<file path="design/flow/design.v">
module FIR_low_pass_filter(
	input clk,
	input rst,
	input [7:0]FIR_IN,
	output reg [16:0]FIR_OUT
);
reg[7:0] delay_pipeline1;
reg[7:0] delay_pipeline2;
reg[7:0] delay_pipeline3;
reg[7:0] delay_pipeline4;
reg[7:0] delay_pipeline5;
reg[7:0] delay_pipeline6;
reg[7:0] delay_pipeline7;
reg[7:0] delay_pipeline8;
reg[7:0] delay_pipeline9;
wire[7:0] coeff1 = 8'd7;	 
wire[7:0] coeff2 = 8'd5;
wire[7:0] coeff3 = 8'd51;
wire[7:0] coeff4 = 8'd135;
wire[7:0] coeff5 = 8'd179;
wire[7:0] coeff6 = 8'd135;
wire[7:0] coeff7 = 8'd51;
wire[7:0] coeff8 = 8'd5;
wire[7:0] coeff9 = 8'd7;
reg signed [16:0] multi_data1 ; 
reg signed [16:0] multi_data2 ;
reg signed [16:0] multi_data3 ;
reg signed [16:0] multi_data4 ;
reg signed [16:0] multi_data5 ;
reg signed [16:0] multi_data6 ;
reg signed [16:0] multi_data7 ;
reg signed [16:0] multi_data8 ;
reg signed [16:0] multi_data9 ;
always@(posedge clk or negedge rst)
if(!rst)
begin
	delay_pipeline1 <= 8'b0 ;
	delay_pipeline2 <= 8'b0 ;
	delay_pipeline3 <= 8'b0 ;
	delay_pipeline4 <= 8'b0 ;
	delay_pipeline5 <= 8'b0 ;
	delay_pipeline6 <= 8'b0 ;
	delay_pipeline7 <= 8'b0 ;
	delay_pipeline8 <= 8'b0 ;
	delay_pipeline9 <= 8'b0 ;
end
else
begin
	delay_pipeline1 <= FIR_IN;
	delay_pipeline2 <= delay_pipeline1 ;
	delay_pipeline3 <= delay_pipeline2 ;
	delay_pipeline4 <= delay_pipeline3 ;
	delay_pipeline5 <= delay_pipeline4 ;
	delay_pipeline6 <= delay_pipeline5 ;
	delay_pipeline7 <= delay_pipeline6 ;
	delay_pipeline8 <= delay_pipeline7 ;
	delay_pipeline9 <= delay_pipeline8 ;
end
always@(posedge clk or negedge rst)  
	if(!rst)
		multi_data1 <= 17'b0 ;
	else
		multi_data1 <= delay_pipeline1*coeff1 ;
always@(posedge clk or negedge rst)  
	if(!rst)
		multi_data2 <= 17'b0 ;
	else
		multi_data2 <= delay_pipeline2*coeff2 ;
always@(posedge clk or negedge rst)  
	if(!rst)
		multi_data3 <= 17'b0 ;
	else
		multi_data3 <= delay_pipeline3*coeff3 ;
always@(posedge clk or negedge rst)  
	if(!rst)
		multi_data4 <= 17'b0 ;
	else
		multi_data4 <= delay_pipeline4*coeff4 ;
always@(posedge clk or negedge rst)  
	if(!rst)
		multi_data5 <= 17'b0 ;
	else
		multi_data5 <= delay_pipeline5*coeff5 ;
always@(posedge clk or negedge rst)  
	if(!rst)
		multi_data6 <= 17'b0 ;
	else
		multi_data6 <= delay_pipeline6*coeff6 ;
always@(posedge clk or negedge rst)  
	if(!rst)
		multi_data7 <= 17'b0 ;
	else
		multi_data7 <= delay_pipeline7*coeff7 ;
always@(posedge clk or negedge rst)  
	if(!rst)
		multi_data8 <= 17'b0 ;
	else
		multi_data8 <= delay_pipeline8*coeff8 ;
always@(posedge clk or negedge rst)  
	if(!rst)
		multi_data9 <= 17'b0 ;
	else
		multi_data9 <= delay_pipeline9*coeff9 ;
always@(posedge clk or negedge rst)
	if(!rst)
		FIR_OUT <= 16'b0 ;
	else
		FIR_OUT <= multi_data1 + multi_data2 + multi_data3 + multi_data4 +multi_data5 + multi_data6 + multi_data7 + multi_data8 + multi_data9 ;
endmodule
</file>
<file path="design/flow/config.mk">
export PLATFORM = sky130hd
export DESIGN_NAME = FIR_low_pass_filter
export DESIGN_NICKNAME = FIR_low_pass_filter
export VERILOG_FILES = /design/flow/design.v
export SDC_FILE = /design/flow/constraint.sdc
export NUM_CORES = 4
export LEC_CHECK = 0
export ABC_AREA = 1
export CAP_MARGIN = 20
export CORE_MARGIN = 2
export CORE_UTILIZATION = 71
export CTS_CLUSTER_DIAMETER = 371
export HOLD_SLACK_MARGIN = 0.3
export PLACE_DENSITY = 0.37
export SLEW_MARGIN = 20
</file>
<file path="design/flow/constraint.sdc">
create_clock -name core_clock -period 3.27 [get_ports {clk}]
set_input_delay 0.6540 -clock core_clock [delete_from_list [all_inputs] [get_ports {clk}]]
set_output_delay 0.6540 -clock core_clock [all_outputs]
set_load 0.01 [all_outputs]
</file>
<file path="design/flow/run.sh">
#!/bin/bash
# the make line also repeats each setting of config.mk as NAME=value (left out here)
make -C /OpenROAD-flow-scripts/flow DESIGN_CONFIG=/design/flow/config.mk WORK_HOME=/design/flow/orfs CLKGATE_MAP_FILE= finish
</file>
==> notes.md, run 1 <==
Results of the flow run.

The number of buffers added by the clock tree synthesis step stands at 17. The number of instances in the synthesized netlist stands at 1611. In the synthesized netlist, the cells that appear most often are 415 x sky130_fd_sc_hd__inv_1, 286 x sky130_fd_sc_hd__nand2_1, 239 x sky130_fd_sc_hd__ha_1, 199 x sky130_fd_sc_hd__dfrtp_1, 150 x sky130_fd_sc_hd__fa_1. Counting endpoints that fail hold in the final report gives 0.

The maximum clock insertion buffer count stands at 2. The layout checks failed on setup timing. The top cell type by area accounts for 32.24% of the synthesized area. The path with the worst hold slack has its endpoint at delay_pipeline3[1]. Setup total negative slack on the finished layout was measured at -5.827 ns. The largest total area in the synthesized netlist belongs to sky130_fd_sc_hd__dfrtp_1. TritonCTS built the clock tree. Summing the areas of all fa, ha and maj instances in the mapped netlist gives 38.81% of the synthesized area. Per the OpenROAD floorplan log, the width of the die is 151.5 um. Per the run report, area growth between synthesis and finish was 15.04%. The launch point of the worst min-delay path is recorded as delay_pipeline2[1].

The count of library flops with an enable pin stands at 0. The worst-case reg-to-reg setup slack stands at -0.62 ns. The clock drives 199 sinks. The warning count from the yosys run stands at 1. The global routing report lists combined usage of all routing layers as 34.01%. The worst hold path belongs to the class reg -> reg. For reference, the top cells by area after synthesis are sky130_fd_sc_hd__dfrtp_1 32%, sky130_fd_sc_hd__fa_1 19%, sky130_fd_sc_hd__ha_1 19%. For the worst reg-to-reg path, the endpoint reported by OpenROAD is FIR_OUT[14]. The report lists the number of standard-cell rows as 53. The achievable clock frequency stands at 0.2572 GHz. The routed layout has 11090 vias. The fraction of the mapped netlist area in compound gates stands at 3.046%. The standard cell core area stands at 0.02115 mm^2. The number of failing setup endpoints in the final timing report stands at 19.

The count of different cell masters after synthesis stands at 27. The non-filler instance count after layout stands at 1997. In this run the tightest slew margin relative to its limit is 65.32%.

The die height stands at 151.5 um. The worst hold path was traced through 0 stages. The congestion estimate from routability-driven global placement came to 0.9163.

The slowest stage of the critical path belongs to the cell sky130_fd_sc_hd__fa_1. The via count normalized by instance count stands at 5.552.

The critical path is of the reg -> reg type. The via count of the first global-routing pass is 11780. The total overflow left after global routing is 0. The depth of the critical timing path with buffers and inverters included stands at 16. The number of nets at the end of the flow stands at 2110.

In this run, synthesis produced a sequential element count of 199. Per STA, the worst path is made up of fa_1 > fa_1 > fa_1 > inv_1 > fa_1 > inv_2 > ha_4 > nand2_1 > inv_2 > buf_4 > nand2_2 > nor2_2 > nand2_2 > nand3_1 > nand2_1 > nand2_1. The proportion of register bits with asynchronous set or reset after synthesis stands at 100.0%.

The part of the cycle the worst path needs stands at 118.9%. The final max-slew violation count recorded for this run is 0. The mux contribution to synthesized area stands at 0%. The initial antenna violation count came to 1. The per-cell routed wire length stands at 18.42 um. The number of nets at floorplan stands at 2010. The maximum cell stage delay along the critical path stands at 0.60 ns. The flow ran to the end, but the layout failed its checks. According to the timing report, the critical path is captured at FIR_OUT[14]. The clock latency reported for the late side of the worst-skew pair stands at 0.45 ns. The I/O pin count stands at 27. The total of max-cap violations stands at 0. The final timing report gives a worst setup slack of -0.6174 ns. Buffers placed on the I/O ports in this run total 26. The floorplan die area stands at 0.02295 mm^2. The global-route track usage on met2 stands at 59.19%.

Entering global routing, the biggest net connects 97 pins. The detailed-route DRC error count stands at 0. The diode insertion count for antenna repair stands at 0. The minimum clock period after layout stands at 3.887 ns. Looking at the cell usage after synthesis, the top flip-flop cell is sky130_fd_sc_hd__dfrtp_1. The area share of xor/xnor cells in the synthesized design stands at 3.346%. The depth of the CTS H-tree stands at 4.

The slew of the pin with the lowest slew margin stands at 0.5202 ns. The registers of the reported paths see a clock transition of 0.07 ns. After synthesis the cells add up to 0.01544 mm^2. A synthesized cell averages 9.586 um^2.

Summed over all nets, the half-perimeter wirelength after detailed placement is 27280 um. Among the non-sequential cells, adder cells take the most area. By instance count, the cell type seen most on the critical path is sky130_fd_sc_hd__fa_1. Global routing used 42.67% of the available met1 tracks. The length of the first detailed-routing pass in iterations stands at 5.

Of the synthesized area, sequential elements account for 32.24%. The timing report attributes the biggest portion of critical-path delay to adder cells. The post-route utilization of the core is recorded as 83.99%. The first global-routing pass estimated 58540 um of wire.

The maximum net fanout on the critical path stands at 4. In this run the most used layer during global routing was met2. By instance count, the leading cell after synthesis is sky130_fd_sc_hd__inv_1.

Wires add up to 36780 um. Tracing the worst setup path back leads to its startpoint at multi_data9[8]. Counting cells, the worst reg-to-reg path comes to 16.

The violation count after the first detailed-route iteration stands at 609. In this run the clock root is driven by a sky130_fd_sc_hd__clkbuf_16. The tool warning count stands at 43. The arrival time at the worst endpoint stands at 4.26 ns. The required time at the worst endpoint is listed as 3.64 ns. The cell total after placement stands at 1960. The clock tree skew after final layout stands at 0.01096 ns.

Counting both buffers and inverters, the worst setup path holds a total of 4. At the floorplan stage, the core utilization is reported as 73.01%. The synthesized netlist was found by Yosys to have 1611 cells. The tally of nets with antenna violations remaining after routing stands at 0.

STA classifies the critical path startpoint as a register. For this run, global-route usage on met3 was measured as 5.659%. For this run, the chip area from Yosys synthesis comes to 0.01544 mm^2. STA lists the startpoint of the worst register-to-register path as multi_data9[8].

The simple-gate share of the synthesized area stands at 12.44%. Setup repair after global routing could not meet its margin everywhere. The worst setup path is captured at a register.
[per-stage QoR]
step | hold slack (ns) | area (um^2) | worst slack (ns)
6_report | 0.4002 | 17770 | -0.6174
5_1_grt | 0.4209 | 17770 | -0.6566
4_1_cts | 0.4056 | 17520 | -0.4646
3_5_place_dp | 0.3859 | 16590 | -0.4297
3_3_place_gp | 0.3899 | 16590 | -0.3780
2_1_floorplan | 0.3584 | 15600 | -0.2501
[what timing repair did]
item / 4_1_cts / 5_1_grt
hold buffers: 1 / 0
setup buffers: 4 / 6
pin swaps: 43 / 36
hold endpoints to repair: 13 / 0
resized: 86 / 66
setup endpoints to repair: 21 / 26
[metal layers]
metal / part of all wire, % / vias up
met5: 0.033 / -
met4: 4.2 / 2
met3: 5.5 / 123
met2: 51 / 383
met1: 39 / 5463
li1: - / 5116
[final cells by class]
type | count | area, um^2
tap | 275 | 344.1
timing repair buffer | 81 | 747.0
multi-input combinational | 996 | 9539
clock buffer | 19 | 442.9
sequential | 199 | 4984
fill | 1193 | 3387
inverter | 416 | 1562
clock inverter | 11 | 148.9
==> inputs of run 2 (changes only) <==
- CORE_ASPECT_RATIO: unset -> 1.94
- CORE_UTILIZATION: 71 -> 40
- CTS_CLUSTER_DIAMETER: 371 -> 323
- CTS_CLUSTER_SIZE: unset -> 49
- HOLD_SLACK_MARGIN: 0.3 -> unset
- PLACE_DENSITY: 0.37 -> unset
- SLEW_MARGIN: 20 -> 0
- clock period: 3.27 -> 7.0 ns (I/O delays scaled with it)
==> run 2 against run 1 <==
Now clean on timing, DRC and antenna. Area after synthesis unchanged. Die size rose by 76%. Fmax up 0.81%. Cell area fell by 4.5%. Utilization decreased by 40 points. Sequential cell count unchanged. Largest cell class unchanged.
==> notes.md, run 2 <==
Results of the flow run.

The diode insertion count for antenna repair was 0 (unchanged). The synthesized area per cell is 9.586 um^2 (unchanged). The depth of the critical timing path with buffers and inverters included stands at 14 (-2).

The HPWL after detailed placement was 31040 um (+14%). The initial antenna violation count stands at 0 (-1). The global-route usage over all layers stands at 18.90% (-15 points).

The fraction of the mapped netlist area in compound gates is 3.046% (unchanged). Looking at the reg2reg group, the worst path ends at FIR_OUT[13]. The commonest cells after synthesis are 415 x sky130_fd_sc_hd__inv_1, 286 x sky130_fd_sc_hd__nand2_1, 239 x sky130_fd_sc_hd__ha_1, 199 x sky130_fd_sc_hd__dfrtp_1, 150 x sky130_fd_sc_hd__fa_1. The number of instances in the synthesized netlist stands at 1611 (unchanged). The sequential share of the synthesized area stands at 32.24% (unchanged). Setup repair after global routing left no endpoint under its margin. The post-synthesis instance area was 0.01544 mm^2 (unchanged).

The proportion of register bits with asynchronous set or reset after synthesis was 100.0% (unchanged). The routed metal-1 wire length stands at 11500 um (-20%). The clock tree skew after final layout is 0.01245 ns (+0.001492 ns). The per-cell routed wire length came to 16.46 um (-11%). The tally of nets with antenna violations remaining after routing was 0 (unchanged). The required time of the critical path is 7.35 ns (+3.71 ns). The number of nets at floorplan stands at 2010 (unchanged).

By area the synthesized netlist is led by sky130_fd_sc_hd__dfrtp_1 32%, sky130_fd_sc_hd__fa_1 19%, sky130_fd_sc_hd__ha_1 19%. The number of nets at the end of the flow was 2056 (-2.6%). The register bit count reported by yosys is 199 (unchanged).

The simple-gate share of the synthesized area stands at 12.44% (unchanged). The setup TNS was 0 ns (+5.827 ns). Per STA, the endpoint of the critical path is FIR_OUT[13].

The cell sequence reported for the critical path is inv_1 > fa_1 > inv_1 > fa_1 > fa_1 > inv_1 > fa_1 > inv_1 > ha_1 > nand2_1 > a21oi_1 > nand3_1 > nand4_1 > nand2_1. The cell family contributing the most delay on the critical path is adder cells. The standard cell core area stands at 0.03829 mm^2 (+81%).

The count of buffers from port buffering is 26 (unchanged). The die height stands at 277.7 um (+83%). The run finished with no timing, DRC or antenna violations.

TritonCTS built the clock tree. The arrival time at the worst endpoint is 4.20 ns (-0.06 ns). STA classifies the critical path endpoint as a register. The number of setup buffers added after CTS was 0 (-4). OpenSTA lists the critical path startpoint as multi_data1[3]. For the worst reg-to-reg path, the startpoint reported by OpenROAD is multi_data1[3]. The via count normalized by instance count stands at 4.755 (-14%). The mux contribution to synthesized area stands at 0% (unchanged). The final core utilization stands at 44.34% (-40 points). The worst setup path is of the reg -> reg kind. The tightest min-delay check is of the reg -> reg type. The area share of xor/xnor cells in the synthesized design was 3.346% (unchanged).

The maximum clock insertion buffer count stands at 2 (unchanged). The count of standard-cell rows stands at 100 (+89%). The worst hold path begins at delay_pipeline7[5]. The via count of the first global-routing pass stands at 11300 (-4.1%).

The cts-stage hold buffer count stands at 0 (-1). The amount of wire on met3 after detailed routing is 550 um (-73%). The routed via count was 10360 (-6.5%). The post-synthesis chip area from yosys came to 0.01544 mm^2 (unchanged). The growth of design area from synthesis to finish stands at 9.925%.

The last weighted congestion value of the routability-driven placer stands at 0.9297 (+1.5%). The worst hold path stage count stands at 0 (unchanged). The clock latency reported for the late side of the worst-skew pair stands at 0.46 ns (about the same). The warning count from the yosys run stands at 1 (unchanged). STA classifies the critical path startpoint as a register.

The post-synthesis share of cell area spent on full adders, half adders and majority gates is 38.81% (unchanged). The count of library flops with an enable pin stands at 0 (unchanged). The global-route wire length before repair is 58030 um (-0.87%). Grouping non-sequential cells by family puts the most area in adder cells. The count of different cell masters after synthesis was 27 (unchanged). The depth of the CTS H-tree is 4 (unchanged). In the synthesized netlist the dominant register cell turns out to be sky130_fd_sc_hd__dfrtp_1. The achievable clock frequency is 0.2593 GHz (+0.81%).

The number of sinks handled by clock tree synthesis stands at 199 (unchanged). The area fraction of the dominant cell type after synthesis was 32.24% (unchanged). The final number of max-transition violations stands at 0 (unchanged).

The clock transition at the registers of the reported paths is 0.08 ns (about the same). In the post-synthesis netlist, the cell with the most instances is sky130_fd_sc_hd__inv_1.

The maximum number of pins on one net before global-route repair was 182 (+88%). The number of gates resized after CTS is 0 (-100%). Among all stages on the critical path, the largest delay is contributed by sky130_fd_sc_hd__fa_1.

The length of the first detailed-routing pass in iterations is 4 (-1). The slew of the pin with the lowest slew margin stands at 0.9865 ns (+0.4663 ns). The total of max-cap violations stands at 0 (unchanged).

The total count of hold-check failures in the final report came to 0 (unchanged). The detailed-route DRC error count is 0 (unchanged). The number of buffers and inverters on the critical path stands at 4 (unchanged). The initial cell density of the core stands at 40.34% (-33 points).

The violation count after the first detailed-route iteration came to 355 (-42%). The floorplan die area stands at 0.04028 mm^2 (+76%). The number of buffers added by the clock tree synthesis step stands at 17 (unchanged). The worst reg2reg path depth stands at 14 (-2). The endpoint of the worst hold path is reported as delay_pipeline8[5].

The register-to-register setup slack is 3.14 ns (+3.76 ns). The met2 routed wirelength was 21230 um (+13%). The tool warning count stands at 38 (-12%).

The synthesized design spends more area on one cell type than any other, namely sky130_fd_sc_hd__dfrtp_1. The maximum cell stage delay along the critical path came to 0.60 ns (about the same). The minimum clock period after layout was 3.856 ns (-0.03109 ns).

The overall die width stands at 145.1 um (-4.2%). The maximum net fanout on the critical path stands at 3 (-1). The overall overflow remaining after global route came to 0 (unchanged). The part of the cycle the worst path needs stands at 55.09% (-64 points). The remaining max-slew budget at the tightest pin stands at 34.23% (-31 points). The number of failing setup endpoints in the final timing report was 0 (-19). The overall routed net length came to 35870 um (-2.5%).

The I/O pin count is 27 (unchanged). The highest metal layer carrying signal wires in the routed design is met4. The number of standard cells reported by yosys stands at 1611 (unchanged).

The cell sitting at the root of the clock tree is a sky130_fd_sc_hd__clkbuf_16.
==> run 2: per-stage QoR <==
| step | cell area [um^2] | setup slack, ns | hold WS, ns | std cells |
|---|---|---|---|---|
| 4_1_cts | 16980 | 3.120 | 0.4143 | 2179 |
| 5_1_grt | 16980 | 2.887 | 0.4346 | 2179 |
| 2_1_floorplan | 15440 | 3.351 | 0.3597 | 1611 |
| 3_3_place_gp | 16370 | 3.154 | 0.4043 | 2148 |
| 6_report | 16980 | 3.144 | 0.4111 | 2179 |
| 3_5_place_dp | 16370 | 3.115 | 0.4023 | 2148 |
==> run 2: routing by layer <==
metal,global-route usage [%],up-vias
met5,0,-
met4,12.82,0
met1,16.60,5116
li1,-,5007
met2,38.97,138
met3,1.941,101
==> run 2: final cells by class <==
class                           instances  area, um^2
Clock buffer                           19       442.9
Clock inverter                         12       167.7
Fill cell                            3709       21310
Inverter                              416        1562
Multi-Input combinational cell        996        8902
Sequential cell                       199        4980
Tap cell                              510       638.1
Timing Repair Buffer                   27       284.0
==> inputs of run 3 (changes only) <==
- ABC_AREA: 1 -> unset
- CAP_MARGIN: 20 -> 5
- CELL_PAD_IN_SITES_GLOBAL_PLACEMENT: unset -> 0
- CORE_ASPECT_RATIO: 1.94 -> unset
- CORE_MARGIN: 2 -> 8
- CTS_CLUSTER_DIAMETER: 323 -> 304
- CTS_CLUSTER_SIZE: 49 -> 94
- GPL_ROUTABILITY_DRIVEN: unset -> 0
- GPL_TIMING_DRIVEN: unset -> 0
- MAX_ROUTING_LAYER: unset -> met4
- SETUP_SLACK_MARGIN: unset -> 1.49
- SLEW_MARGIN: 0 -> 20
==> run 3 against run 2 <==
Worst hold slack lost 0.027 ns. Sequential share of layout area grew 1.7 points. Cell area shrank 5.6%. Sequential cell count is the same. Routed wire length shrank 23%. Worst setup slack lost 0.99 ns. Clock skew grew 0.0051 ns. Die size grew 5.9%.
==> notes.md, run 3 <==
Results of the flow run.

Per the synth stats, the flop cell with the highest instance count is sky130_fd_sc_hd__dfrtp_1. The clock tree skew after final layout was 0.01751 ns (+0.005062 ns). The count of library flops with an enable pin came to 0 (unchanged). The I/O pin count is 27 (unchanged). The area fraction of the dominant cell type after synthesis came to 34.29% (+2.0 points). The initial cell density of the core stands at 40.73% (+0.39 points). The number of filler instances in the final layout stands at 3266 (-12%).

The number of sinks handled by clock tree synthesis is 199 (unchanged). The worst hold path belongs to the class reg -> reg.

The achievable clock frequency stands at 0.2065 GHz (-20%). The area growth from synthesis to layout is 10.34%. The clock latency reported for the late side of the worst-skew pair stands at 0.45 ns (about the same). The area share of xor/xnor cells in the synthesized design was 5.006% (+1.7 points). STA classifies the critical path endpoint as a register. The critical path is of the reg -> reg type. For reference, the top logic cell family by area is adder cells. The most critical setup path has its endpoint at FIR_OUT[14]. The maximum net fanout on the critical path stands at 4 (+1). The depth of the CTS H-tree stands at 4 (unchanged). The number of failing setup endpoints in the final timing report came to 0 (unchanged). The depth of the critical timing path with buffers and inverters included came to 17 (+3).

The cell area reported after detailed placement was 0.01542 mm^2 (-5.8%). The remaining max-slew budget at the tightest pin stands at 66.67% (+32 points). The detailed-route DRC error count stands at 0 (unchanged). The post-synthesis instance area stands at 0.01452 mm^2 (-6.0%). The maximum clock insertion buffer count was 2 (unchanged).

The number of instances in the synthesized netlist came to 1265 (-21%). The non-filler instance count after layout stands at 1784 (-18%).

The slew of the pin with the lowest slew margin came to 0.4937 ns (-0.4928 ns). The length of the first detailed-routing pass in iterations stands at 4 (unchanged). The global-route usage over all layers was 14.69% (-4.2 points). The worst reg2reg path depth was 17 (+3). The simple-gate share of the synthesized area stands at 3.602% (-8.8 points).

The die height is 206.5 um (-26%). The number of setup buffers added after CTS stands at 0 (unchanged). The cell type that accounts for the most area after synthesis is sky130_fd_sc_hd__dfrtp_1. The main area contributors are sky130_fd_sc_hd__dfrtp_1 34%, sky130_fd_sc_hd__fa_1 21%, sky130_fd_sc_hd__ha_1 21%. The tally of nets with antenna violations remaining after routing stands at 0 (unchanged). The register-to-register setup slack was 2.16 ns (-0.99 ns). In the synthesized netlist, the cells that appear most often are 308 x sky130_fd_sc_hd__inv_1, 239 x sky130_fd_sc_hd__ha_1, 199 x sky130_fd_sc_hd__dfrtp_1, 150 x sky130_fd_sc_hd__fa_1, 64 x sky130_fd_sc_hd__xnor2_1. The total of max-cap violations was 0 (unchanged). The number of standard cells reported by yosys stands at 1265 (-21%). The standard cell core area stands at 0.03566 mm^2 (-6.9%). The proportion of register bits with asynchronous set or reset after synthesis stands at 100.0% (unchanged). The clock transition at the registers of the reported paths stands at 0.07 ns (about the same). The overall overflow remaining after global route came to 0 (unchanged).

The part of the cycle the worst path needs stands at 69.19% (+14 points). The sequential share of the synthesized area stands at 34.29% (+2.0 points). The cell total after placement was 1754 (-18%). The count of standard-cell rows stands at 69 (-31%).

The arrival time at the worst endpoint stands at 5.12 ns (+0.92 ns). The run finished with no timing, DRC or antenna violations. The total non-filler cell area in the finished layout stands at 0.01602 mm^2 (-5.6%).

The warning count from the yosys run is 1 (unchanged). The routed via count was 8401 (-19%). The tool warning count was 36 (-5.3%).

The HPWL after detailed placement stands at 22660 um (-27%). The overall routed net length stands at 27570 um (-23%). The synthesized area per cell came to 11.48 um^2 (+20%). The post-synthesis chip area from yosys stands at 0.01452 mm^2 (-6.0%). The number of buffers and inverters on the critical path was 5 (+1). The via count normalized by instance count stands at 4.709 (-0.97%). The fraction of the mapped netlist area in compound gates was 7.772% (+4.7 points). The global-route wire length before repair stands at 47050 um (-19%).

The critical path's slowest stage uses the library cell sky130_fd_sc_hd__fa_1. The number of nets at floorplan stands at 1664 (-17%). Traced cell by cell, the critical path runs through inv_1 > fa_1 > inv_1 > fa_1 > fa_1 > inv_1 > fa_1 > inv_1 > ha_1 > inv_1 > fa_1 > nor2b_4 > o31a_1 > o41ai_4 > or2_4 > nor2_1 > a211oi_1. The required time of the critical path was 7.28 ns (-0.07 ns). The floorplan die area is 0.04266 mm^2 (+5.9%). The count of different cell masters after synthesis came to 48 (+78%). The worst hold path stage count was 0 (unchanged). The violation count after the first detailed-route iteration was 413 (+16%). The per-cell routed wire length is 15.45 um (-6.1%). Setup repair after global routing left no endpoint under its margin. The number of gates resized after CTS stands at 0 (unchanged). The initial antenna violation count stands at 0 (unchanged). The register bit count reported by yosys stands at 199 (unchanged). The number of nets at the end of the flow came to 1711 (-17%). The total count of hold-check failures in the final report stands at 0 (unchanged). By instance count, the leading cell after synthesis is sky130_fd_sc_hd__inv_1. In this run the critical register-to-register path is launched from delay_pipeline3[1]. The final core utilization stands at 44.94% (+0.60 points). The most critical setup path has its startpoint at delay_pipeline3[1]. TritonCTS built the clock tree.

Clock tree synthesis selected as its root buffer the cell sky130_fd_sc_hd__clkbuf_16. STA lists the startpoint of the worst hold path as delay_pipeline2[1]. The final number of max-transition violations came to 0 (unchanged). The count of buffers from port buffering stands at 26 (unchanged).

The worst setup path is launched from a register. The endpoint identified for the worst register-to-register timing path is FIR_OUT[14]. The maximum number of pins on one net before global-route repair is 87 (-52%).

The minimum clock period after layout is 4.843 ns (+0.9869 ns). The kind of cell with the highest combined delay along the critical path is adder cells. The number of buffers added by the clock tree synthesis step stands at 17 (unchanged). The mux contribution to synthesized area stands at 0.06893% (+0.069 points). The post-synthesis share of cell area spent on full adders, half adders and majority gates came to 41.27% (+2.5 points). The maximum cell stage delay along the critical path stands at 0.54 ns (-0.06 ns).

The cts-stage hold buffer count came to 0 (unchanged). Hold analysis lists the worst path endpoint as delay_pipeline3[1]. The overall die width is 206.5 um (+42%). The via count of the first global-routing pass stands at 9149 (-19%).
## run 3: metal layers
metal  part of all wire, %  vias to the layer above  global-route usage [%]
met5                     0                        -                       -
met1                    48                     4186                   19.54
li1                      -                     4098                       -
met3                   3.2                       31                   2.107
met4                   1.4                        0                   3.624
met2                    47                       86                   23.54
## run 3: through the flow
stage	hold slack (ns)	setup WS [ns]	TNS [ns]
6_report	0.3837	2.157	0
5_1_grt	0.3982	1.919	0
4_1_cts	0.3887	2.076	0
3_5_place_dp	0.3724	2.125	0
3_3_place_gp	0.3741	-3.859	-762.14
2_1_floorplan	0.3597	2.705	0
## run 3: area by class of cell
| class | count | area, um^2 | area share, % |
|---|---|---|---|
| antenna | 1 | 2.502 | 0.01562 |
| buffer | 1 | 3.754 | 0.02343 |
| clock buffer | 19 | 432.9 | 2.702 |
| clock inverter | 10 | 168.9 | 1.054 |
| inverter | 308 | 1156 | 7.215 |
| multi-input combinational | 757 | 8382 | 52.31 |
| sequential | 199 | 4980 | 31.08 |
| tap | 461 | 576.8 | 3.600 |
| timing repair buffer | 28 | 320.3 | 1.999 |
==> inputs of run 4 (changes only) <==
- CAP_MARGIN: 5 -> 20
- CELL_PAD_IN_SITES_GLOBAL_PLACEMENT: 0 -> unset
- CORE_MARGIN: 8 -> 2
- CTS_CLUSTER_DIAMETER: 304 -> unset
- CTS_CLUSTER_SIZE: 94 -> unset
- GPL_ROUTABILITY_DRIVEN: 0 -> unset
- GPL_TIMING_DRIVEN: 0 -> unset
- MAX_ROUTING_LAYER: met4 -> unset
- SETUP_SLACK_MARGIN: 1.49 -> 0.89
- clock period: 7.0 -> 4.56 ns (I/O delays scaled with it)
==> run 4 against run 3 <==
Still clean on timing, DRC and antenna. Final cell count rose by 0.78%. Utilization grew 1.1 points. Fmax grew 16%. First-iteration DRC count decreased by 2.9%. Cell area up 2.4%. Via count is 1.8% higher. Largest cell class unchanged.
==> notes.md, run 4 <==
Results of the flow run.

The proportion of register bits with asynchronous set or reset after synthesis came to 100.0% (unchanged). The floorplan die area stands at 0.03784 mm^2 (-11%). The required time of the critical path was 4.87 ns (-2.41 ns). The length of the first detailed-routing pass in iterations came to 4 (unchanged).

The minimum setup slack in the final design stands at 0.3861 ns (-1.771 ns). The tool warning count came to 41 (+14%). The standard cell core area was 0.03566 mm^2 (unchanged). The minimum clock period after layout came to 4.174 ns (-0.6693 ns). The via count normalized by instance count stands at 4.758 (+1.0%). The achievable clock frequency was 0.2396 GHz (+16%). The overall die width came to 194.5 um (-5.8%). The initial cell density of the core is 40.73% (unchanged).

Looking at the reg2reg group, the worst path starts from multi_data4[6]. Note that the worst hold path type here is reg -> reg. Setup repair after global routing could not meet its margin everywhere. The post-synthesis instance area was 0.01452 mm^2 (unchanged). The setup TNS was 0 ns (unchanged). The overall routed net length was 29110 um (+5.6%). The post-synthesis share of cell area spent on full adders, half adders and majority gates came to 41.27% (unchanged).

The clock transition at the registers of the reported paths was 0.07 ns (about the same). The via count of the first global-routing pass came to 9193 (+0.48%). The number of buffers added by the clock tree synthesis step was 17 (unchanged). The simple-gate share of the synthesized area was 3.602% (unchanged).

The number of standard cells reported by yosys stands at 1265 (unchanged). The area share of xor/xnor cells in the synthesized design stands at 5.006% (unchanged). The worst reg2reg path depth stands at 13 (-4). The count of different cell masters after synthesis stands at 48 (unchanged). The remaining max-slew budget at the tightest pin was 43.32% (-23 points). The number of buffers and inverters on the critical path is 2 (-3). The number of nets at the end of the flow stands at 1726 (+0.88%). The total count of hold-check failures in the final report stands at 0 (unchanged). The cell type that accounts for the most area after synthesis is sky130_fd_sc_hd__dfrtp_1. The final number of max-transition violations stands at 0 (unchanged). In the synthesized netlist the dominant register cell turns out to be sky130_fd_sc_hd__dfrtp_1. The timing report shows the most common cell along the critical path to be sky130_fd_sc_hd__fa_1. The clock latency reported for the late side of the worst-skew pair stands at 0.45 ns (about the same). The final core utilization stands at 46.01% (+1.1 points). The maximum cell stage delay along the critical path was 0.63 ns (+0.09 ns). The worst hold path stage count came to 0 (unchanged). The number of sinks handled by clock tree synthesis came to 199 (unchanged). In the post-synthesis netlist, the cell with the most instances is sky130_fd_sc_hd__inv_1.

The register bit count reported by yosys is 199 (unchanged). The count of library flops with an enable pin came to 0 (unchanged). The mux contribution to synthesized area stands at 0.06893% (unchanged). The maximum number of pins on one net before global-route repair stands at 104 (+20%).

The tally of nets with antenna violations remaining after routing stands at 0 (unchanged). The maximum net fanout on the critical path stands at 4 (unchanged). The flow measured a signed area growth from synthesis to layout of 12.97%. TritonCTS built the clock tree. The depth of the critical timing path with buffers and inverters included stands at 13 (-4).

The post-synthesis chip area from yosys was 0.01452 mm^2 (unchanged). The count of standard-cell rows stands at 69 (unchanged). The violation count after the first detailed-route iteration is 401 (-2.9%).

The HPWL after detailed placement stands at 23690 um (+4.6%).

The total of max-cap violations is 0 (unchanged). The worst setup path is of the reg -> reg kind. The routed via count stands at 8555 (+1.8%). The area fraction of the dominant cell type after synthesis stands at 34.29% (unchanged). The initial antenna violation count was 0 (unchanged). The slew of the pin with the lowest slew margin stands at 0.8501 ns (+0.3564 ns). The worst hold margin is 0.3995 ns (+0.01589 ns). The diode insertion count for antenna repair stands at 0 (-1). The critical path starts at multi_data4[6]. The fraction of the mapped netlist area in compound gates was 7.772% (unchanged).

After synthesis, the most frequently instantiated cells are 308 x sky130_fd_sc_hd__inv_1, 239 x sky130_fd_sc_hd__ha_1, 199 x sky130_fd_sc_hd__dfrtp_1, 150 x sky130_fd_sc_hd__fa_1, 64 x sky130_fd_sc_hd__xnor2_1. The overall overflow remaining after global route stands at 0 (unchanged). The worst setup path is captured at a register. The detailed-route DRC error count was 0 (unchanged). Routability-driven placement finished with a final weighted congestion of 0.8576. The depth of the CTS H-tree stands at 4 (unchanged). The warning count from the yosys run came to 1 (unchanged). The global-route wire length before repair stands at 48580 um (+3.3%).

The count of buffers from port buffering came to 26 (unchanged). The number of nets at floorplan is 1664 (unchanged). The global-route usage over all layers stands at 16.66% (+2.0 points). The I/O pin count came to 27 (unchanged). The part of the cycle the worst path needs stands at 91.53% (+22 points).

The per-cell routed wire length stands at 16.19 um (+4.8%). In the post-synthesis netlist, the biggest area contributors are sky130_fd_sc_hd__dfrtp_1 34%, sky130_fd_sc_hd__fa_1 21%, sky130_fd_sc_hd__ha_1 21%. The sequential share of the synthesized area stands at 34.29% (unchanged). The maximum clock insertion buffer count is 2 (unchanged).

For the worst reg-to-reg path, the endpoint reported by OpenROAD is FIR_OUT[16]. Per STA, the endpoint of the critical path is FIR_OUT[16]. The timing report shows that the slowest cell on the worst path is sky130_fd_sc_hd__fa_1. The cts-stage hold buffer count was 0 (unchanged). The flow ran to the end and the layout has no timing, DRC or antenna violations. Per STA, the worst path accumulates the most delay in the family adder cells. The arrival time at the worst endpoint stands at 4.48 ns (-0.64 ns).

In the synthesized netlist, the dominant kind of combinational cell is adder cells. For the worst min-delay path, the startpoint reported by OpenROAD is delay_pipeline8[1]. The placement-stage worst setup slack came to 0.2255 ns (-1.899 ns). The number of instances in the synthesized netlist was 1265 (unchanged).

The report lists the cells along the critical path as fa_1 > fa_1 > fa_1 > inv_1 > fa_1 > inv_1 > ha_1 > o21a_1 > o31a_1 > o41ai_4 > or2_4 > a41o_1 > xnor2_1. The synthesized area per cell was 11.48 um^2 (unchanged).

The register-to-register setup slack came to 0.39 ns (-1.77 ns). The number of failing setup endpoints in the final timing report was 0 (unchanged). STA classifies the critical path startpoint as a register. Hold analysis lists the worst path endpoint as delay_pipeline9[1]. The clock tree skew after final layout was 0.01531 ns (-0.002198 ns).

The die height was 194.5 um (-5.8%). Clock tree synthesis selected as its root buffer the cell sky130_fd_sc_hd__clkbuf_16.
## run 4: final cells by class
type / count / area [um^2]
repair buffers: 44 / 422.9
flip-flops and latches: 199 / 4986
multi-input cells: 757 / 8655
clock buffers: 18 / 429.2
well taps: 461 / 576.8
inverters: 308 / 1159
clock inverters: 11 / 176.4
fillers: 3233 / 19250
## run 4: metrics by stage
stage | std cells | instance area (um^2)
after floorplan | 1265 | 14570
after global placement | 1754 | 15440
after detailed placement | 1754 | 15440
after CTS | 1792 | 16240
after global routing | 1798 | 16400
final | 1798 | 16400
## run 4: what timing repair did
| action | in CTS | in global routing |
|---|---|---|
| endpoints found under the setup margin | 15 | 19 |
| hold endpoints to repair | 0 | 0 |
| resized | 22 | 29 |
| setup buffers | 9 | 6 |
| pin swaps | 24 | 17 |
## run 4: layer usage
layer | GRT usage [%] | routed length, um | part of all wire [%] | up-vias
met1 | 23.29 | 14130 | 49 | 4330
met4 | 3.732 | 379 | 1.3 | 0
met5 | 0 | 0 | 0 | -
met2 | 27.32 | 13970 | 48 | 76
li1 | - | - | - | 4123
met3 | 2.690 | 628 | 2.2 | 26
==> inputs of run 5 (changes only) <==
- ABC_AREA: unset -> 1
- CORE_UTILIZATION: 40 -> 72
- CTS_CLUSTER_DIAMETER: unset -> 372
- CTS_CLUSTER_SIZE: unset -> 99
- SETUP_SLACK_MARGIN: 0.89 -> unset
- TNS_END_PERCENT: unset -> 5
- clock period: 4.56 -> 2.84 ns (I/O delays scaled with it)
==> run 5 against run 4 <==
The layout now fails its checks (setup timing). Largest cell class unchanged. Critical path type unchanged. Fmax is 8.0% higher. Area after synthesis is 6.4% higher. Die size is 40% lower. Cell area is 13% higher. Final cell count is 14% higher. First-iteration DRC count is 76% higher. Via count is 34% higher. Register-to-register slack worse by 1.4 ns. Clock-buffer cell count stayed put.
==> notes.md, run 5 <==
Results of the flow run.

The run finished, with violations left. A clean result was blocked by setup timing. The floorplan die area came to 0.02264 mm^2 (-40%).

The area fraction of the dominant cell type after synthesis stands at 32.24% (-2.0 points). The proportion of register bits with asynchronous set or reset after synthesis was 100.0% (unchanged). The minimum setup slack in the final design came to -1.025 ns (-1.411 ns). The number of sinks handled by clock tree synthesis was 199 (unchanged). The post-synthesis share of cell area spent on full adders, half adders and majority gates came to 38.81% (-2.5 points).

STA lists the endpoint of the worst register-to-register path as FIR_OUT[16].

The report lists the cells along the critical path as fa_1 > inv_1 > fa_1 > inv_2 > fa_1 > inv_1 > fa_1 > inv_2 > ha_4 > inv_2 > fa_2 > inv_2 > nand2_2 > nand3_4 > nand2_2 > nand2_1 > nand2_1 > nand2_1. The maximum net fanout on the critical path stands at 3 (-1). The warning count from the yosys run came to 1 (unchanged). The overall routed net length stands at 39260 um (+35%). The number of filler instances in the final layout stands at 1002 (-69%). The post-synthesis chip area from yosys stands at 0.01544 mm^2 (+6.4%). The arrival time at the worst endpoint was 4.26 ns (-0.22 ns). The maximum clock insertion buffer count is 2 (unchanged). The standard cell core area came to 0.02102 mm^2 (-41%). Setup repair after global routing could not meet its margin everywhere.

The slew of the pin with the lowest slew margin stands at 0.6124 ns (-0.2377 ns). After synthesis, the cell types taking the most area are sky130_fd_sc_hd__dfrtp_1 32%, sky130_fd_sc_hd__fa_1 19%, sky130_fd_sc_hd__ha_1 19%. The via count normalized by instance count stands at 5.577 (+17%). The clock tree skew after final layout stands at 0.01340 ns (-0.001919 ns). The register bit count reported by yosys was 199 (unchanged). The cell total after placement stands at 2015 (+15%).

The count of library flops with an enable pin is 0 (unchanged). The last weighted congestion value of the routability-driven placer was 0.9317 (+8.6%). The initial antenna violation count stands at 0 (unchanged). The total count of hold-check failures in the final report was 0 (unchanged). By startpoint and endpoint, the worst setup path is classified as reg -> reg. The post-synthesis instance area stands at 0.01544 mm^2 (+6.4%). The global-route wire length before repair is 59040 um (+22%). The overall overflow remaining after global route stands at 0 (unchanged). The count of different cell masters after synthesis came to 27 (-44%). The final number of max-transition violations stands at 0 (unchanged).

The register-to-register setup slack stands at -1.02 ns (-1.41 ns). TritonCTS built the clock tree.

The non-filler instance count after layout stands at 2048 (+14%). The diode insertion count for antenna repair stands at 0 (unchanged). The worst setup path is captured at a register. The flow measured a signed area growth from synthesis to layout of 19.88%. The part of the cycle the worst path needs was 136.1% (+45 points). The sequential share of the synthesized area stands at 32.24% (-2.0 points). The number of nets at the end of the flow was 2160 (+25%).

Grouping non-sequential cells by family puts the most area in adder cells. The per-cell routed wire length is 19.17 um (+18%). The placement-stage worst setup slack stands at -0.9634 ns (-1.189 ns). The achievable clock frequency came to 0.2587 GHz (+8.0%). The number of buffers added by the clock tree synthesis step is 17 (unchanged).

The number of standard cells reported by yosys stands at 1611 (+27%). The violation count after the first detailed-route iteration came to 707 (+76%). The area share of xor/xnor cells in the synthesized design came to 3.346% (-1.7 points).

For this design, the slowest cell found on the critical path is sky130_fd_sc_hd__fa_1. Clock tree synthesis selected as its root buffer the cell sky130_fd_sc_hd__clkbuf_16. The I/O pin count came to 27 (unchanged).

The maximum cell stage delay along the critical path stands at 0.57 ns (-0.06 ns). Looking at area per cell type in the netlist, the leader is sky130_fd_sc_hd__dfrtp_1. The length of the first detailed-routing pass in iterations stands at 6 (+2).

STA reports the tightest min-delay check as being of type in -> async. The remaining max-slew budget at the tightest pin stands at 59.17% (+16 points). The tool warning count came to 42 (+2.4%). Tracing the worst setup path back leads to its startpoint at multi_data4[1]. The global-route usage over all layers came to 34.80% (+18 points).

The overall die width is 150.5 um (-23%). The worst register-to-register path begins at multi_data4[1]. Post-synth the commonest register cell is sky130_fd_sc_hd__dfrtp_1. The detailed-route DRC error count stands at 0 (unchanged). The via count of the first global-routing pass came to 11760 (+28%). The die height was 150.5 um (-23%).

The tally of nets with antenna violations remaining after routing stands at 0 (unchanged). The cts-stage hold buffer count came to 0 (unchanged). The clock transition at the registers of the reported paths was 0.08 ns (about the same). The worst reg2reg path depth is 18 (+5).

The count of standard-cell rows was 53 (-23%). The HPWL after detailed placement stands at 28570 um (+21%). The clock latency reported for the late side of the worst-skew pair is 0.46 ns (about the same). The fraction of the mapped netlist area in compound gates stands at 3.046% (-4.7 points). By instance count, the leading cell after synthesis is sky130_fd_sc_hd__inv_1. STA classifies the critical path startpoint as a register. The maximum number of pins on one net before global-route repair stands at 72 (-31%). The mux contribution to synthesized area was 0% (-0.069 points). The number of failing setup endpoints in the final timing report stands at 43 (+43).

The depth of the critical timing path with buffers and inverters included is 18 (+5). Sorting the synthesized cells by how often they occur yields 415 x sky130_fd_sc_hd__inv_1, 286 x sky130_fd_sc_hd__nand2_1, 239 x sky130_fd_sc_hd__ha_1, 199 x sky130_fd_sc_hd__dfrtp_1, 150 x sky130_fd_sc_hd__fa_1. The routed via count stands at 11420 (+34%).

The timing report attributes the biggest portion of critical-path delay to adder cells. The simple-gate share of the synthesized area came to 12.44% (+8.8 points).

The number of nets at floorplan is 2010 (+21%). The count of buffers from port buffering stands at 26 (unchanged).

In this run the worst setup path terminates at FIR_OUT[16]. The depth of the CTS H-tree is 4 (unchanged). The number of instances in the synthesized netlist is 1611 (+27%). The total of max-cap violations came to 0 (unchanged). The synthesized area per cell came to 9.586 um^2 (-16%). The required time of the critical path stands at 3.23 ns (-1.64 ns). The minimum clock period after layout is 3.865 ns (-0.3090 ns). The number of buffers and inverters on the critical path is 6 (+4). The initial cell density of the core was 73.47% (+33 points).
## run 5: routing by layer
metal	share of wire (%)	routed length, um	track usage, %
met5	0	0	0
met4	4.4	1714	14.10
met3	5.5	2162	5.091
met2	51	20150	60.36
met1	39	15230	44.14
## run 5: area by class of cell
type                            count  area, um^2  share of cell area (%)
Tap cell                          275       344.1                   1.858
Multi-Input combinational cell    996        9950                   53.74
Sequential cell                   199        4990                   26.95
Inverter                          416        1562                   8.434
Clock buffer                       18       439.2                   2.372
Clock inverter                     13       141.4                  0.7637
Timing Repair Buffer              131        1089                   5.880
## run 5: timing repair
action / CTS / global route
gates cloned: 0 / 0
buffers inserted: 0 / 2
hold endpoints to repair: 0 / 0
pin swaps: 24 / 63
setup endpoints to repair: 57 / 58
resized: 75 / 128
## run 5: stage by stage
step / hold slack (ns) / cell area (um^2) / utilization (%) / TNS (ns)
2_1_floorplan: 0.2724 / 15530 / - / -10.31
6_report: 0.1142 / 18510 / 88.07 / -17.43
4_1_cts: 0.1438 / 17980 / 85.53 / -15.86
3_5_place_dp: 0.3778 / 16930 / 80.55 / -20.44
3_3_place_gp: 0.3755 / 16930 / 80.55 / -17.55
5_1_grt: 0.1596 / 18510 / 88.07 / -22.63
==> inputs of run 6 (changes only) <==
- CAP_MARGIN: 20 -> 0
- CELL_PAD_IN_SITES_DETAIL_PLACEMENT: unset -> 2
- CELL_PAD_IN_SITES_GLOBAL_PLACEMENT: unset -> 3
- CORE_UTILIZATION: 72 -> 40
- CTS_CLUSTER_DIAMETER: 372 -> 24
- CTS_CLUSTER_SIZE: 99 -> 62
- GPL_ROUTABILITY_DRIVEN: unset -> 0
- GPL_TIMING_DRIVEN: unset -> 0
- MIN_ROUTING_LAYER: unset -> met2
- PLACE_DENSITY_LB_ADDON: unset -> 0.24
- TNS_END_PERCENT: 5 -> unset
- clock period: 2.84 -> 7.26 ns (I/O delays scaled with it)
==> run 6 against run 5 <==
Critical path type unchanged. Sequential cell count did not move. Now clean on timing, DRC and antenna. Cell area fell by 8.3%. Sequential share of layout area rose by 2.4 points. Worst hold slack improved by 0.30 ns. Global-route usage fell by 0.46 points. Fmax fell by 6.3%.
==> notes.md, run 6 <==
Results of the flow run.

The simple-gate share of the synthesized area stands at 12.44% (unchanged). The number of nets at floorplan stands at 2010 (unchanged). The standard cell core area came to 0.03784 mm^2 (+80%).

The tally of nets with antenna violations remaining after routing came to 0 (unchanged). The count of standard-cell rows stands at 71 (+34%). The count of different cell masters after synthesis stands at 27 (unchanged). The part of the cycle the worst path needs stands at 56.79% (-79 points). The number of instances in the synthesized netlist is 1611 (unchanged).

The depth of the critical timing path with buffers and inverters included stands at 17 (-1). The clock transition at the registers of the reported paths stands at 0.09 ns (about the same). The detailed-route DRC error count stands at 0 (unchanged).

The HPWL after detailed placement was 36100 um (+26%). The number of buffers added by the clock tree synthesis step came to 17 (unchanged). The slew of the pin with the lowest slew margin was 0.5397 ns (-0.07274 ns). The routed via count stands at 14720 (+29%). The proportion of register bits with asynchronous set or reset after synthesis came to 100.0% (unchanged). The worst hold path belongs to the class reg -> reg. The area share of xor/xnor cells in the synthesized design stands at 3.346% (unchanged). The minimum setup slack in the final design stands at 3.137 ns (+4.162 ns). Traced cell by cell, the critical path runs through inv_1 > fa_1 > inv_1 > fa_1 > fa_1 > inv_1 > fa_1 > inv_1 > ha_1 > inv_1 > fa_1 > inv_1 > nand2_1 > nand3_1 > nand2_1 > nand3_1 > nand2_1. The endpoint of the worst hold path is reported as delay_pipeline9[1]. Looking at the reg2reg group, the worst path ends at FIR_OUT[12]. The number of gates resized after CTS stands at 0 (-100%).

In this design, the critical path's most frequently occurring cell is sky130_fd_sc_hd__inv_1. The minimum clock period after layout stands at 4.123 ns (+0.2580 ns). The number of buffers and inverters on the critical path came to 6 (unchanged). Setup repair after global routing left no endpoint under its margin. The worst reg2reg path depth stands at 17 (-1). The achievable clock frequency stands at 0.2425 GHz (-6.3%).

The worst setup path is launched from a register. The per-cell routed wire length stands at 20.28 um (+5.8%). The maximum clock insertion buffer count was 2 (unchanged). The total non-filler cell area in the finished layout stands at 0.01697 mm^2 (-8.3%).

The die height stands at 200.5 um (+33%). The count of library flops with an enable pin was 0 (unchanged). Looking at the clock tree report, the root buffer type is sky130_fd_sc_hd__clkbuf_16. The worst hold path stage count stands at 0.

The clock latency reported for the late side of the worst-skew pair stands at 0.49 ns (+0.03 ns). The synthesized area per cell came to 9.586 um^2 (unchanged). The number of nets at the end of the flow was 2057 (-4.8%). The global-route usage over all layers stands at 34.34% (-0.46 points). The global-route wire length before repair stands at 69610 um (+18%).

The number of setup buffers added after CTS stands at 0 (unchanged). The post-synthesis instance area stands at 0.01544 mm^2 (unchanged). The final number of max-transition violations came to 0 (unchanged). The via count of the first global-routing pass stands at 18190 (+55%). The area fraction of the dominant cell type after synthesis came to 32.24% (unchanged).

The number of filler instances in the final layout came to 4157 (+310%). The overall routed net length stands at 44250 um (+13%). The via count normalized by instance count is 6.747 (+21%). The number of sinks handled by clock tree synthesis stands at 199 (unchanged). The fraction of the mapped netlist area in compound gates stands at 3.046% (unchanged). The overall overflow remaining after global route is 0 (unchanged). The register bit count reported by yosys stands at 199 (unchanged). The count of buffers from port buffering stands at 26 (unchanged). In the setup report, the worst path falls into the class reg -> reg. Among the non-sequential cells, adder cells take the most area. The arrival time at the worst endpoint stands at 4.50 ns (+0.24 ns). The overall die width stands at 200.5 um (+33%). The total count of hold-check failures in the final report stands at 0 (unchanged). The commonest register cell is sky130_fd_sc_hd__dfrtp_1. The violation count after the first detailed-route iteration stands at 1602 (+130%). Summed over all instances, the cell type with the most area after synthesis is sky130_fd_sc_hd__dfrtp_1.

The cell area reported after detailed placement came to 0.01640 mm^2 (-3.1%). The clock tree skew after final layout was 0.02312 ns (+0.009724 ns). The cts-stage hold buffer count stands at 0 (unchanged). The required time of the critical path came to 7.64 ns (+4.41 ns). The warning count from the yosys run was 1 (unchanged).

The tool warning count stands at 36 (-14%). The I/O pin count stands at 27 (unchanged). For reference, the critical path is launched at delay_pipeline3[1].

The maximum cell stage delay along the critical path stands at 0.56 ns (about the same). The placement-stage worst setup slack was 3.160 ns (+4.123 ns). The maximum net fanout on the critical path came to 4 (+1). The post-synthesis share of cell area spent on full adders, half adders and majority gates came to 38.81% (unchanged).

The synthesis report lists the most area-consuming cells as sky130_fd_sc_hd__dfrtp_1 32%, sky130_fd_sc_hd__fa_1 19%, sky130_fd_sc_hd__ha_1 19%. The worst setup path is captured at a register. The post-synthesis chip area from yosys stands at 0.01544 mm^2 (unchanged). TritonCTS built the clock tree. Per STA, the worst path accumulates the most delay in the family adder cells. The number of failing setup endpoints in the final timing report stands at 0 (-100%). STA lists the startpoint of the worst register-to-register path as delay_pipeline3[1]. Ranked by instance count, the synthesized netlist is headed by 415 x sky130_fd_sc_hd__inv_1, 286 x sky130_fd_sc_hd__nand2_1, 239 x sky130_fd_sc_hd__ha_1, 199 x sky130_fd_sc_hd__dfrtp_1, 150 x sky130_fd_sc_hd__fa_1. The floorplan die area is 0.04020 mm^2 (+78%).

The most common cell in the synthesized netlist is sky130_fd_sc_hd__inv_1. Per the STA report, the cell with the highest stage delay on the worst path is sky130_fd_sc_hd__fa_1. The mux contribution to synthesized area was 0% (unchanged).

The initial antenna violation count stands at 0 (unchanged). The remaining max-slew budget at the tightest pin stands at 64.02% (+4.8 points). The depth of the CTS H-tree came to 4 (unchanged). The total of max-cap violations is 0 (unchanged). Per STA, the endpoint of the critical path is FIR_OUT[12]. The flow ran to the end and the layout has no timing, DRC or antenna violations. The initial cell density of the core stands at 40.81% (-33 points).

The number of standard cells reported by yosys stands at 1611 (unchanged). The maximum number of pins on one net before global-route repair stands at 96 (+33%). The length of the first detailed-routing pass in iterations stands at 6 (unchanged). Per the hold report, the tightest min-delay path originates at delay_pipeline8[1]. The sequential share of the synthesized area came to 32.24% (unchanged).

The flow measured a signed area growth from synthesis to layout of 9.909%. The register-to-register setup slack came to 3.14 ns (+4.16 ns).
## run 6: stage by stage
stage | std cells | hold slack, ns | utilization [%] | TNS [ns]
after floorplan | 1611 | 0.3597 | - | 0
after global placement | 2148 | 0.3797 | 43.19 | -675.36
after detailed placement | 2150 | 0.3834 | 43.34 | 0
after CTS | 2181 | 0.4172 | 44.85 | 0
after global routing | 2181 | 0.4271 | 44.85 | 0
final | 2182 | 0.4095 | 44.85 | 0
## run 6: final cells by class
| class | instances | area [um^2] | area share [%] |
|---|---|---|---|
| antenna | 1 | 2.502 | 0.01474 |
| multi-input combinational | 996 | 8902 | 52.45 |
| tap | 511 | 639.4 | 3.767 |
| clock buffer | 18 | 429.2 | 2.528 |
| inverter | 416 | 1562 | 9.199 |
| timing repair buffer | 28 | 320.3 | 1.887 |
| sequential | 199 | 4980 | 29.34 |
| clock inverter | 13 | 138.9 | 0.8182 |
## run 6: routing by layer
metal  global-route usage (%)  up-vias  routed length, um
li1                         -     4973                  -
met1                        -     5535                  0
met2                    43.73     3989              24960
met3                    43.98      216              16810
met4                    5.608        8               2309
met5                    2.857        -                168
==> inputs of run 7 (changes only) <==
- CAP_MARGIN: 0 -> 20
- CELL_PAD_IN_SITES_DETAIL_PLACEMENT: 2 -> unset
- CELL_PAD_IN_SITES_GLOBAL_PLACEMENT: 3 -> unset
- CORE_UTILIZATION: 40 -> 72
- CTS_CLUSTER_DIAMETER: 24 -> 81
- CTS_CLUSTER_SIZE: 62 -> unset
- GPL_ROUTABILITY_DRIVEN: 0 -> unset
- GPL_TIMING_DRIVEN: 0 -> unset
- HOLD_SLACK_MARGIN: unset -> 0.3
- MIN_ROUTING_LAYER: met2 -> unset
- PLACE_DENSITY_LB_ADDON: 0.24 -> 0.09
- clock period: 7.26 -> 3.22 ns (I/O delays scaled with it)
==> run 7 against run 6 <==
Now fails the layout checks on setup timing. Sequential share of layout area decreased by 1.4 points. First-iteration DRC count shrank 59%. Worst setup slack worse by 4.0 ns. Fmax rose by 2.0%. Critical path depth fell by 1. Largest cell class unchanged. Via count is 24% lower.
==> notes.md, run 7 <==
Results of the flow run.

The area share of xor/xnor cells in the synthesized design was 3.346% (unchanged). The synthesized area per cell came to 9.586 um^2 (unchanged). TritonCTS built the clock tree. The sequential share of the synthesized area is 32.24% (unchanged).

The routed via count was 11160 (-24%). STA classifies the critical path startpoint as a register.

The number of buffers added by the clock tree synthesis step stands at 17 (unchanged). The mux contribution to synthesized area was 0% (unchanged). The count of buffers from port buffering stands at 26 (unchanged). The maximum net fanout on the critical path was 3 (-1). The clock latency reported for the late side of the worst-skew pair stands at 0.46 ns (-0.03 ns). The number of filler instances in the final layout came to 1139 (-73%). CTS placed an instance of sky130_fd_sc_hd__clkbuf_16 at the clock tree root.

The global-route wire length before repair stands at 57930 um (-17%). The I/O pin count is 27 (unchanged). The global-route usage over all layers stands at 34.12% (-0.22 points). The initial cell density of the core stands at 73.47% (+33 points). The non-filler instance count after layout was 2006 (-8.1%). The arrival time at the worst endpoint is 4.37 ns (-0.13 ns).

The number of instances in the synthesized netlist was 1611 (unchanged). The worst hold margin stands at 0.4098 ns (+0.0002970 ns).

The length of the first detailed-routing pass in iterations was 6 (unchanged). The achievable clock frequency stands at 0.2474 GHz (+2.0%). The count of library flops with an enable pin stands at 0 (unchanged).

By startpoint and endpoint, the worst setup path is classified as reg -> reg. After synthesis, the largest family of logic cells by area is adder cells. The worst reg2reg path depth stands at 16 (-1). The number of sinks handled by clock tree synthesis stands at 199 (unchanged).

The overall die width stands at 150.5 um (-25%). The register-to-register setup slack stands at -0.82 ns (-3.96 ns). In the post-synthesis netlist, the cell with the most instances is sky130_fd_sc_hd__inv_1.

The minimum setup slack in the final design came to -0.8223 ns (-3.959 ns). The post-synthesis instance area stands at 0.01544 mm^2 (unchanged). The register bit count reported by yosys stands at 199 (unchanged). The setup TNS stands at -9.250 ns (-9.250 ns). The diode insertion count for antenna repair stands at 0 (-1). The count of standard-cell rows came to 53 (-25%). The HPWL after detailed placement was 28050 um (-22%).

The count of different cell masters after synthesis is 27 (unchanged). The clock tree skew after final layout is 0.01816 ns (-0.004960 ns). The final core utilization stands at 84.98% (+40 points). Tracing the worst setup path back leads to its startpoint at multi_data3[2]. The area growth from synthesis to layout is 15.67%. The detailed-route DRC error count stands at 0 (unchanged). The per-cell routed wire length is 18.71 um (-7.7%). The clock transition at the registers of the reported paths is 0.08 ns (about the same). The cell area reported after detailed placement was 0.01663 mm^2 (+1.4%).

The total of max-cap violations was 0 (unchanged). The depth of the CTS H-tree stands at 4 (unchanged). The overall overflow remaining after global route was 0 (unchanged). The depth of the critical timing path with buffers and inverters included is 16 (-1). The flow ran to the end, but the layout failed its checks. The cell total after placement came to 1966 (-8.6%). The post-synthesis share of cell area spent on full adders, half adders and majority gates came to 38.81% (unchanged). The standard cell core area was 0.02102 mm^2 (-44%).

Per STA, the library cell used most along the worst path is sky130_fd_sc_hd__inv_2. The placement-stage worst setup slack came to -0.5522 ns (-3.712 ns). The remaining max-slew budget at the tightest pin was 59.29% (-4.7 points). The required time of the critical path was 3.55 ns (-4.09 ns). The overall routed net length stands at 37540 um (-15%). Following the worst setup path forward leads to its endpoint at FIR_OUT[10].

In this run the most critical hold path is launched from delay_pipeline8[1]. Setup repair after global routing could not meet its margin everywhere. The initial antenna violation count stands at 1 (+1).

The die height is 150.5 um (-25%). The warning count from the yosys run stands at 1 (unchanged).

The timing report shows that the slowest cell on the worst path is sky130_fd_sc_hd__fa_1. The startpoint identified for the worst register-to-register timing path is multi_data3[2]. The maximum number of pins on one net before global-route repair stands at 74 (-23%). Listed in order, past its start point the critical path passes inv_2 > fa_1 > inv_2 > fa_1 > fa_1 > inv_2 > fa_2 > inv_2 > ha_4 > inv_2 > fa_2 > nor2_4 > nor2_4 > nor2_4 > nor2_4 > xnor2_2.

The checks that failed were setup timing. The area fraction of the dominant cell type after synthesis is 32.24% (unchanged). The floorplan die area was 0.02264 mm^2 (-44%).

The number of failing setup endpoints in the final timing report is 22 (+22). The total count of hold-check failures in the final report stands at 0 (unchanged). The proportion of register bits with asynchronous set or reset after synthesis is 100.0% (unchanged). Among cell families on the critical path, the largest total delay comes from adder cells.

For this run, the leading register cell type out of synthesis is sky130_fd_sc_hd__dfrtp_1. The number of buffers and inverters on the critical path stands at 5 (-1). Summed over all instances, the cell type with the most area after synthesis is sky130_fd_sc_hd__dfrtp_1. The maximum clock insertion buffer count stands at 2 (unchanged). STA classifies the critical path endpoint as a register. The maximum cell stage delay along the critical path is 0.56 ns (about the same).

The tally of nets with antenna violations remaining after routing is 0 (unchanged). Routability-driven placement finished with a final weighted congestion of 0.9591. The min-delay analysis places its worst path in the category reg -> reg.

The number of nets at floorplan stands at 2010 (unchanged). The final number of max-transition violations stands at 0 (unchanged). The minimum clock period after layout stands at 4.042 ns (-0.08064 ns). The total non-filler cell area in the finished layout stands at 0.01786 mm^2 (+5.2%).

The part of the cycle the worst path needs came to 125.5% (+69 points). The via count of the first global-routing pass stands at 11540 (-37%). The simple-gate share of the synthesized area came to 12.44% (unchanged). The number of nets at the end of the flow stands at 2117 (+2.9%). The tool warning count stands at 39 (+8.3%). The slew of the pin with the lowest slew margin stands at 0.6106 ns (+0.07089 ns).

The commonest cells after synthesis are 415 x sky130_fd_sc_hd__inv_1, 286 x sky130_fd_sc_hd__nand2_1, 239 x sky130_fd_sc_hd__ha_1, 199 x sky130_fd_sc_hd__dfrtp_1, 150 x sky130_fd_sc_hd__fa_1. For hold timing, the worst endpoint is delay_pipeline9[1].

The via count normalized by instance count stands at 5.562 (-18%). The worst hold path stage count stands at 0 (unchanged). The violation count after the first detailed-route iteration was 649 (-59%). The number of standard cells reported by yosys stands at 1611 (unchanged). The main area contributors are sky130_fd_sc_hd__dfrtp_1 32%, sky130_fd_sc_hd__fa_1 19%, sky130_fd_sc_hd__ha_1 19%. Looking at the reg2reg group, the worst path ends at FIR_OUT[10].

The fraction of the mapped netlist area in compound gates was 3.046% (unchanged). The post-synthesis chip area from yosys is 0.01544 mm^2 (unchanged).
run 7: cell type report:
class / count / area [um^2] / share of cell area (%)
clock buffers: 19 / 432.9 / 2.423
inverters: 416 / 1562 / 8.741
repair buffers: 88 / 802.0 / 4.490
flip-flops and latches: 199 / 4984 / 27.90
multi-input cells: 996 / 9574 / 53.60
well taps: 275 / 344.1 / 1.926
clock inverters: 13 / 165.2 / 0.9246
run 7: routing by layer:
| metal | share of wire [%] | vias up | global-route usage, % |
|---|---|---|---|
| met5 | 0 | - | 0 |
| met2 | 50 | 368 | 59.39 |
| met3 | 5.5 | 149 | 5.697 |
| met1 | 40 | 5507 | 43.48 |
| li1 | - | 5134 | - |
| met4 | 4.1 | 0 | 11.75 |
run 7: what timing repair did:
| action | 4_1_cts | 5_1_grt |
|---|---|---|
| endpoints found under the setup margin | 22 | 33 |
| pin swaps | 32 | 37 |
| hold buffers | 1 | 0 |
| setup buffers | 3 | 6 |
| gates resized | 47 | 92 |
| endpoints found under the hold margin | 71 | 0 |
